== JK ==
Design mapper, start of the top module:
module mapper #(
    parameter DIM4_WIDTH = 8,  
    parameter DIM3_WIDTH = 8, 
    parameter DIM2_WIDTH = 8,  
    parameter DIM1_WIDTH = 8,
    parameter IDX4_WIDTH = 8,  
    parameter IDX3_WIDTH = 8, 
    parameter IDX2_WIDTH = 8,  
    parameter IDX1_WIDTH = 8,
    parameter ROW_MAJOR = 1,   
    parameter ADDR_WIDTH = 32 
)( 
    input  logic                        clk,            
    input  logic                        rst,            
    input  logic [DIM4_WIDTH - 1:0]     dim4, 
    input  logic [DIM3_WIDTH - 1:0]     dim3, 
    input  logic [DIM2_WIDTH - 1:0]     dim2,
    input  logic [DIM1_WIDTH - 1:0]     dim1,
    input  logic [IDX4_WIDTH - 1:0]     idx4,
    input  logic [IDX3_WIDTH - 1:0]     idx3, 
    input  logic [IDX2_WIDTH - 1:0]     idx2,
    input  logic [IDX1_WIDTH - 1:0]     idx1,
    input  logic [ADDR_WIDTH - 1:0]     base_addr,
    output logic [ADDR_WIDTH - 1:0]     addr
);
Size: roughly 3,900 cells after synthesis, ~140 flip-flops, ~130 I/O pins, roughly 29,000 sq um of cells after synthesis.
Settings: LEC_CHECK=0, ABC_AREA=1, CAP_MARGIN=10, CORE_MARGIN=2, CORE_UTILIZATION=72, CTS_CLUSTER_DIAMETER=221, CTS_CLUSTER_SIZE=35, SETUP_SLACK_MARGIN=-0.68, SLEW_MARGIN=20; clock period 6.9 ns.
run.sh (not shown) runs the stock make flow with config.mk's settings and CLKGATE_MAP_FILE=.
JK ran in full, but the layout does not pass; the checks complain about setup timing.
Setup changes, JK to MS
Settings: a deleted ABC_AREA that had been 1; a deleted SETUP_SLACK_MARGIN that had been -0.68; a deleted CTS_CLUSTER_DIAMETER that had been 221; a change of CORE_UTILIZATION from 72 to 71; a change of CAP_MARGIN from 10 to 20; a change of CTS_CLUSTER_SIZE from 35 to 39; a change of the clock period (ns, I/O delays scaled along) from 6.9 to 8.09.
==> comparison <==
In the flow results for JK and MS, the longest individual stage delay on the worst path is smaller on MS. Lower pre-placement core utilization goes to MS over JK. Delta (MS minus JK): synthesized area per cell now larger; final design instance area without fill saw a decrease; yosys-reported design area after synthesis has decreased; non-clock buffer count up 17. No crash in MS: every stage finished, but the layout fails its final checks due to setup timing. Of JK and MS, the lower sequential share of the synthesized area belongs to JK. In MS, the via-per-instance ratio came out 3.9% above the value in JK. Row clock buffer count: MS lower / JK higher. | worst relative slew slack | MS vs JK | worse |.
Here is what was changed in the inputs of AL compared with MS.
Settings: CORE_UTILIZATION changed from 71 to 72; CTS_CLUSTER_SIZE removed (was 39); CAP_MARGIN changed from 20 to 0; the clock period (ns, I/O delays scaled along) changed from 8.09 to 6.22.
Results
- Taking MS as the reference, in AL number of gates resized after CTS up 42%, global-route usage up 3.7 points, sum of overflow across all layers after global routing flat.
- For the wire length of the first global-routing pass, AL came in about 8% higher than MS did.
- No crash in AL: every stage finished, but the layout fails its final checks due to setup timing.
- Initial standard-cell utilization of the core ended up 0.52 points higher on AL than on MS.
- Looking at wire length, AL sits about 13% higher than MS does.
- Relative to MS, the standard cell core area of AL is lower by 0.72%.
## Diff of input files: TR against AL
Settings: putting SETUP_SLACK_MARGIN at -0.45 where nothing was set; putting CTS_CLUSTER_DIAMETER at 373 where nothing was set.
--- outcome ---
STATUS run=TR STAGES=ALL_DONE FINAL_CHECKS=FAILED CAUSE=setup timing
Between AL and TR, the count of non-CTS buffers in the layout figures differ only marginally.
Delta (TR minus AL): accumulated negative setup slack now larger; area of combinational cells with multiple inputs now smaller.
Going from AL to TR, the register-to-register slack was found to have gone up by 0.05 ns.
| final cell count | AL vs TR | ≈ equal |
A worst setup path startpoint of dim3[5] is what AL shows, while dim3[4] belongs to TR.

---

The RTL this note starts from:
==> flow/design.v <==
module mapper #(
    parameter DIM4_WIDTH = 8,  
    parameter DIM3_WIDTH = 8, 
    parameter DIM2_WIDTH = 8,  
    parameter DIM1_WIDTH = 8,
    parameter IDX4_WIDTH = 8,  
    parameter IDX3_WIDTH = 8, 
    parameter IDX2_WIDTH = 8,  
    parameter IDX1_WIDTH = 8,
    parameter ROW_MAJOR = 1,   
    parameter ADDR_WIDTH = 32 
)( 
    input  logic                        clk,            
    input  logic                        rst,            
    input  logic [DIM4_WIDTH - 1:0]     dim4, 
    input  logic [DIM3_WIDTH - 1:0]     dim3, 
    input  logic [DIM2_WIDTH - 1:0]     dim2,
    input  logic [DIM1_WIDTH - 1:0]     dim1,
    input  logic [IDX4_WIDTH - 1:0]     idx4,
    input  logic [IDX3_WIDTH - 1:0]     idx3, 
    input  logic [IDX2_WIDTH - 1:0]     idx2,
    input  logic [IDX1_WIDTH - 1:0]     idx1,
    input  logic [ADDR_WIDTH - 1:0]     base_addr,
    output logic [ADDR_WIDTH - 1:0]     addr
);
    logic [ADDR_WIDTH - 1:0] mult1_result, mult2_result, mult3_result;
    logic [ADDR_WIDTH - 1:0] dim3_dim2_dim1, dim2_dim1;
    logic [ADDR_WIDTH - 1:0] addr_temp;
    generate
        if (ROW_MAJOR) begin : row_major_block
            always_ff @(posedge clk or posedge rst) begin
                if (rst) begin
                    dim2_dim1 <= '0;
                    dim3_dim2_dim1 <= '0;
                end else begin
                    dim2_dim1 <= dim2 * dim1;
                    dim3_dim2_dim1 <= dim3 * dim2 * dim1;
                end
            end
            always_ff @(posedge clk or posedge rst) begin
                if (rst) begin
                    mult1_result <= '0;
                    mult2_result <= '0;
                    mult3_result <= '0;
                end else begin
                    mult1_result <= idx4 * dim3_dim2_dim1;
                    mult2_result <= idx3 * dim2_dim1;
                    mult3_result <= idx2 * dim1;
                end
            end
            always_ff @(posedge clk or posedge rst) begin
                if (rst) begin
                    addr_temp <= '0;
                end else begin
                    addr_temp <= base_addr + mult1_result + mult2_result + mult3_result + idx1;
                end
            end
        end else begin : column_major_block
            always_ff @(posedge clk or posedge rst) begin
                if (rst) begin
                    dim2_dim1 <= '0;
                    dim3_dim2_dim1 <= '0;
                end else begin
                    dim2_dim1 <= dim2 * dim1;
                    dim3_dim2_dim1 <= dim3 * dim2 * dim1;
                end
            end
            always_ff @(posedge clk or posedge rst) begin
                if (rst) begin
                    mult1_result <= '0;
                    mult2_result <= '0;
                    mult3_result <= '0;
                end else begin
                    mult1_result <= idx4 * dim3_dim2_dim1;
                    mult2_result <= idx3 * dim2_dim1;
                    mult3_result <= idx1 * dim2;
                end
            end
            always_ff @(posedge clk or posedge rst) begin
                if (rst) begin
                    addr_temp <= '0;
                end else begin
                    addr_temp <= base_addr + mult1_result + mult2_result + mult3_result + idx2;
                end
            end
        end
    endgenerate
    assign addr = addr_temp;
endmodule
clock: 7.19 ns
lec_check: 0
cap_margin: 5
core_margin: 2
core_utilization: 72
cts_cluster_size: 41
max_routing_layer: met4
setup_slack_margin: 0.43
slew_margin: 20
The baseline completed and failed the layout checks on negative setup slack.
Edit:
- CAP_MARGIN: 5 -> 20
- CORE_UTILIZATION: 72 -> 65
- CTS_CLUSTER_SIZE: 41 -> not set
- SETUP_SLACK_MARGIN: 0.43 -> -0.59
- clock period: 7.19 -> 7.96 ns (I/O delays scaled with it)
The changed run ran to the end with violations: negative setup slack.
Flip-flop count is unchanged.
Core utilization decreases by 9.0 points.
Global-route usage is lower by 5.2 points.
Register-to-register slack is better by 0.86 ns.
Routed wire length is lower by 8.3%.
Via count came out lower by 4.5%.
Setup slack improves by 0.82 ns.
Non-clock buffer count falls by 43.
Edit:
- CORE_UTILIZATION: 65 -> 57
- MAX_ROUTING_LAYER: met4 -> not set
- SETUP_SLACK_MARGIN: -0.59 -> 2.13
The changed run completed and failed the layout checks on negative setup slack; worst hold slack is worse by 0.015 ns; synthesized cell count stays the same; worst setup slack loses 0.0072 ns; global-route usage falls by 3.8 points; final area is higher by 3.5%; register-to-register slack gains 0.04 ns.
Edit:
- CORE_UTILIZATION: 57 -> 65
- SETUP_SLACK_MARGIN: 2.13 -> not set
- clock period: 7.96 -> 11.2 ns (I/O delays scaled with it)
With this change the flow completed without violations.
Final cell count decreases by 6.0%.
Clock skew barely changes.
Design area decreases by 7.4%.

---

== run A ==
Starts from the design.v that is shown in full above.
Settings: LEC_CHECK=0, CAP_MARGIN=10, CELL_PAD_IN_SITES_DETAIL_PLACEMENT=0, CORE_MARGIN=2, CORE_UTILIZATION=72, CTS_CLUSTER_SIZE=54, MIN_ROUTING_LAYER=met1, PLACE_DENSITY_LB_ADDON=0.01, SETUP_SLACK_MARGIN=2.52, SLEW_MARGIN=40, TNS_END_PERCENT=55; clock period 8.84 ns.
Final checks on run A, whose flow otherwise completed, came back failing, citing setup timing.
#### Input delta (run B over run A)
# run A
export LEC_CHECK = 0
export CAP_MARGIN = 10
export CELL_PAD_IN_SITES_DETAIL_PLACEMENT = 0
export CORE_MARGIN = 2
export CORE_UTILIZATION = 72
export CTS_CLUSTER_SIZE = 54
export MIN_ROUTING_LAYER = met1
export PLACE_DENSITY_LB_ADDON = 0.01
export SETUP_SLACK_MARGIN = 2.52
export SLEW_MARGIN = 40
export TNS_END_PERCENT = 55
create_clock -name core_clock -period 8.84 [get_ports {clk}]
# run B
export LEC_CHECK = 0
export ABC_AREA = 1
export CAP_MARGIN = 10
export CORE_MARGIN = 2
export CORE_UTILIZATION = 72
export CTS_CLUSTER_DIAMETER = 221
export CTS_CLUSTER_SIZE = 73
export SETUP_SLACK_MARGIN = 1.33
export SLEW_MARGIN = 20
create_clock -name core_clock -period 9.8 [get_ports {clk}]
Diff run B and run A: count of buffering cells on the critical path with inverters included lower in run A. Looking at total inserted antenna cells, run B sits above run A. Summary of run A and run B: one run falls short of a clean finish, namely run A. Ran to the end and failed final checks on setup timing: run A. Compared with run A, die outline height in run B increased by a few percent.
Relative to run B, the following input files were edited for run C:
# run B
export LEC_CHECK = 0
export ABC_AREA = 1
export CAP_MARGIN = 10
export CORE_MARGIN = 2
export CORE_UTILIZATION = 72
export CTS_CLUSTER_DIAMETER = 221
export CTS_CLUSTER_SIZE = 73
export SETUP_SLACK_MARGIN = 1.33
export SLEW_MARGIN = 20
create_clock -name core_clock -period 9.8 [get_ports {clk}]
# run C
export LEC_CHECK = 0
export CAP_MARGIN = 20
export CORE_MARGIN = 2
export CORE_UTILIZATION = 61
export CTS_CLUSTER_SIZE = 100
export SLEW_MARGIN = 20
create_clock -name core_clock -period 18.4 [get_ports {clk}]
The non-clock inverter count in the final layout of run C is lower than that of run B.
Compared to run B, run C has worst hold slack 18 ps lower.
Run C against run B: synthesized area divided by synthesized cell count moved up.

---

== wip/pepper ==
Starts from the design.v that is shown in full above.
export LEC_CHECK = 0
export CAP_MARGIN = 10
export CELL_PAD_IN_SITES_DETAIL_PLACEMENT = 0
export CORE_MARGIN = 2
export CORE_UTILIZATION = 72
export CTS_CLUSTER_SIZE = 54
export HOLD_SLACK_MARGIN = 0.29
export MIN_ROUTING_LAYER = met1
export PLACE_DENSITY_LB_ADDON = 0.01
export SETUP_SLACK_MARGIN = -0.61
export SLEW_MARGIN = 40
export TNS_END_PERCENT = 55
create_clock -name core_clock -period 6.68 [get_ports {clk}]
Complete run, failing final checks: wip/pepper, reason negative setup slack.
## Diff of input files: wip/quartz against wip/pepper
- HOLD_SLACK_MARGIN: 0.29 -> -0.1
- MIN_ROUTING_LAYER: met1 -> unset
- PLACE_DENSITY_LB_ADDON: 0.01 -> unset
- SETUP_SLACK_MARGIN: -0.61 -> unset
- TNS_END_PERCENT: 55 -> unset
- CTS_CLUSTER_SIZE: 54 -> unset
- CELL_PAD_IN_SITES_DETAIL_PLACEMENT: 0 -> unset
- SLEW_MARGIN: 40 -> 20
- CAP_MARGIN: 10 -> 0
- the clock period (ns, I/O delays scaled along): 6.68 -> 6.22
### Flow results
Complete run, failing final checks: wip/quartz, reason negative setup slack. Area growth from synthesis to layout: wip/pepper and wip/quartz compared, higher one is wip/quartz. Compared wip/quartz vs wip/pepper, and share of the clock period used by the worst path after layout is up in wip/quartz. Looking at detailed-router iteration count before antenna repair, wip/quartz sits above wip/pepper. The aggregate global-route resource usage in wip/quartz sits 0.37 points above the value recorded for wip/pepper. The critical path depth of wip/quartz is lower than that of wip/pepper. After detailed routing, wip/pepper needs less wire than wip/quartz.
#### Input delta (wip/tundra over wip/quartz)
- CAP_MARGIN changed from 0 to 20
- CORE_UTILIZATION changed from 72 to 40
- HOLD_SLACK_MARGIN removed (was -0.1)
- the clock period (ns, I/O delays scaled along) changed from 6.22 to 11.2
Notes after the runs:
Both conditions hold for wip/tundra: the flow ran to the end and the final layout passed the timing, DRC and antenna checks.
wip/quartz finished every stage; the final checks, however, were not passed, the failures being negative setup slack.
Total of fill cells in the finished design, wip/quartz and wip/tundra: higher on wip/tundra
Delay of the slowest cell on the worst path for wip/tundra is higher than for wip/quartz.
The critical path startpoint comes out dim2[2] in one run and dim3[5] in the other, namely in wip/tundra and wip/quartz respectively.
Number of buffers other than clock buffers in the final layout: wip/tundra < wip/quartz
Compare wip/quartz and wip/tundra | highest net fanout along the worst path higher: wip/tundra
Register share of the cell area in wip/tundra is 0.79 points higher than in wip/quartz
For the final worst slack, wip/tundra came in 2.68 ns higher than wip/quartz did.
wip/tundra vs wip/quartz, average wire length per cell after detail routing went down by about 20%.
[compare] base=wip/quartz new=wip/tundra: cell area fell by 6.4%, first-pass GRT wire length fell by about 9%.
## Diff of input files: wip/maple against wip/tundra
- PLACE_DENSITY_LB_ADDON newly set to 0.23
- TNS_END_PERCENT newly set to 50
- the clock period (ns, I/O delays scaled along) changed from 11.2 to 12.0
Notes after the runs:
Looking at wip/tundra and wip/maple, the arithmetic-cell share of the synthesized area counting full adders, half adders and majority gates is a wash. Comparing wip/tundra against wip/maple, there is no change at all in overall die width. Taking wip/tundra as the reference point, the area growth from synthesis to layout of wip/maple falls by 0.56 points. Diff wip/tundra -> wip/maple | first-pass GRT wire length | up slightly. Delta (wip/maple minus wip/tundra): final worst slack climbed 0.45 ns, ratio of final minimum period to clock period dropped 3.4 points, count of filler cells inserted in the layout climbed 70.

---

Setup of v22:
RTL: the design.v shown in full above, as it stands there.
==> flow/config.mk <==
export PLATFORM = sky130hd
export DESIGN_NAME = mapper
export DESIGN_NICKNAME = mapper
export VERILOG_FILES = /design/flow/design.v
export SDC_FILE = /design/flow/constraint.sdc
export NUM_CORES = 4
export LEC_CHECK = 0
export CAP_MARGIN = 20
export CORE_MARGIN = 2
export CORE_UTILIZATION = 65
export CTS_CLUSTER_DIAMETER = 343
export CTS_CLUSTER_SIZE = 35
export SLEW_MARGIN = 20
==> flow/constraint.sdc <==
create_clock -name core_clock -period 9.23 [get_ports {clk}]
set_input_delay 1.8460 -clock core_clock [delete_from_list [all_inputs] [get_ports {clk}]]
set_output_delay 1.8460 -clock core_clock [all_outputs]
set_load 0.01 [all_outputs]
What v40 does differently from v22 at the input level:
Settings: clearing CTS_CLUSTER_DIAMETER, which used to be 343; swapping 65 for 58 in CORE_UTILIZATION; clearing CTS_CLUSTER_SIZE, which used to be 35; swapping 9.23 for 6.22 in the clock period (ns, I/O delays scaled along).
Notes after the runs:
- Complete run, failing final checks: v40, reason negative setup slack.
- Taking v22 over v40, the die size ratio works out to 0.894.
- v22 has lower total area of multi-input combinational cells than v40.
- Looking at normalized max-slew margin across both flows, v40 is the stronger of the two, with v22 trailing.
- The lower path length in cells of the critical path of v22 and v40 is in v22.
- In v40 the detailed-routing wirelength on met1 turned out 9.4% higher than in v22.
- Non-clock buffer count (v40 vs. v22) increases by more than a quarter
diff inputs: v40 => v49
Settings: CAP_MARGIN: 20 -> 5; CORE_ASPECT_RATIO: unset -> 0.72; CORE_UTILIZATION: 58 -> 72; CTS_CLUSTER_SIZE: unset -> 41; HOLD_SLACK_MARGIN: unset -> 0.3; MAX_ROUTING_LAYER: unset -> met4; SETUP_SLACK_MARGIN: unset -> 0.34.
Results
- Layout checks on v49: not met. Flow itself completed; violations: negative setup slack.
- Changes observed in v49 relative to v40: number of global-route vias before repair rose by 1,410, met1 track demand over resource in global routing higher.
- Compared to v40, v49 shows a narrower setup margin.
- Fmax | v49 vs v40 | v49 slower
- Diff v40 -> v49: largest net degree at the start of global routing now larger.
Modified inputs, v27 compared to v49
Settings: CTS_CLUSTER_SIZE: 41 -> unset; CAP_MARGIN: 5 -> 20; PLACE_DENSITY_LB_ADDON: unset -> 0.26; MAX_ROUTING_LAYER: met4 -> unset; CORE_ASPECT_RATIO: 0.72 -> unset; HOLD_SLACK_MARGIN: 0.3 -> unset; SETUP_SLACK_MARGIN: 0.34 -> unset; the clock period (ns, I/O delays scaled along): 6.22 -> 8.04.
Findings:
- Lower design area among v27 and v49: v27
- Comparing v27 and v49, the lower final-stage net count was measured on v27.
- Finished, but not clean: v27, with negative setup slack.
- Between v49 and v27, latest clock arrival within the worst-skew pair decreased.
- Core utilization: v27 lower than v49
- Compared with v49, v27 shows a total buffers and inverters traversed by the critical path that is 1 higher.
- Per the comparison of v27 with v49, global-route usage shows a reduction of 3.5 points; wire length fell by 11%; cell count now sits lower.
- Of v27 and v49, the run reporting the higher number of tap cells inserted was v49.
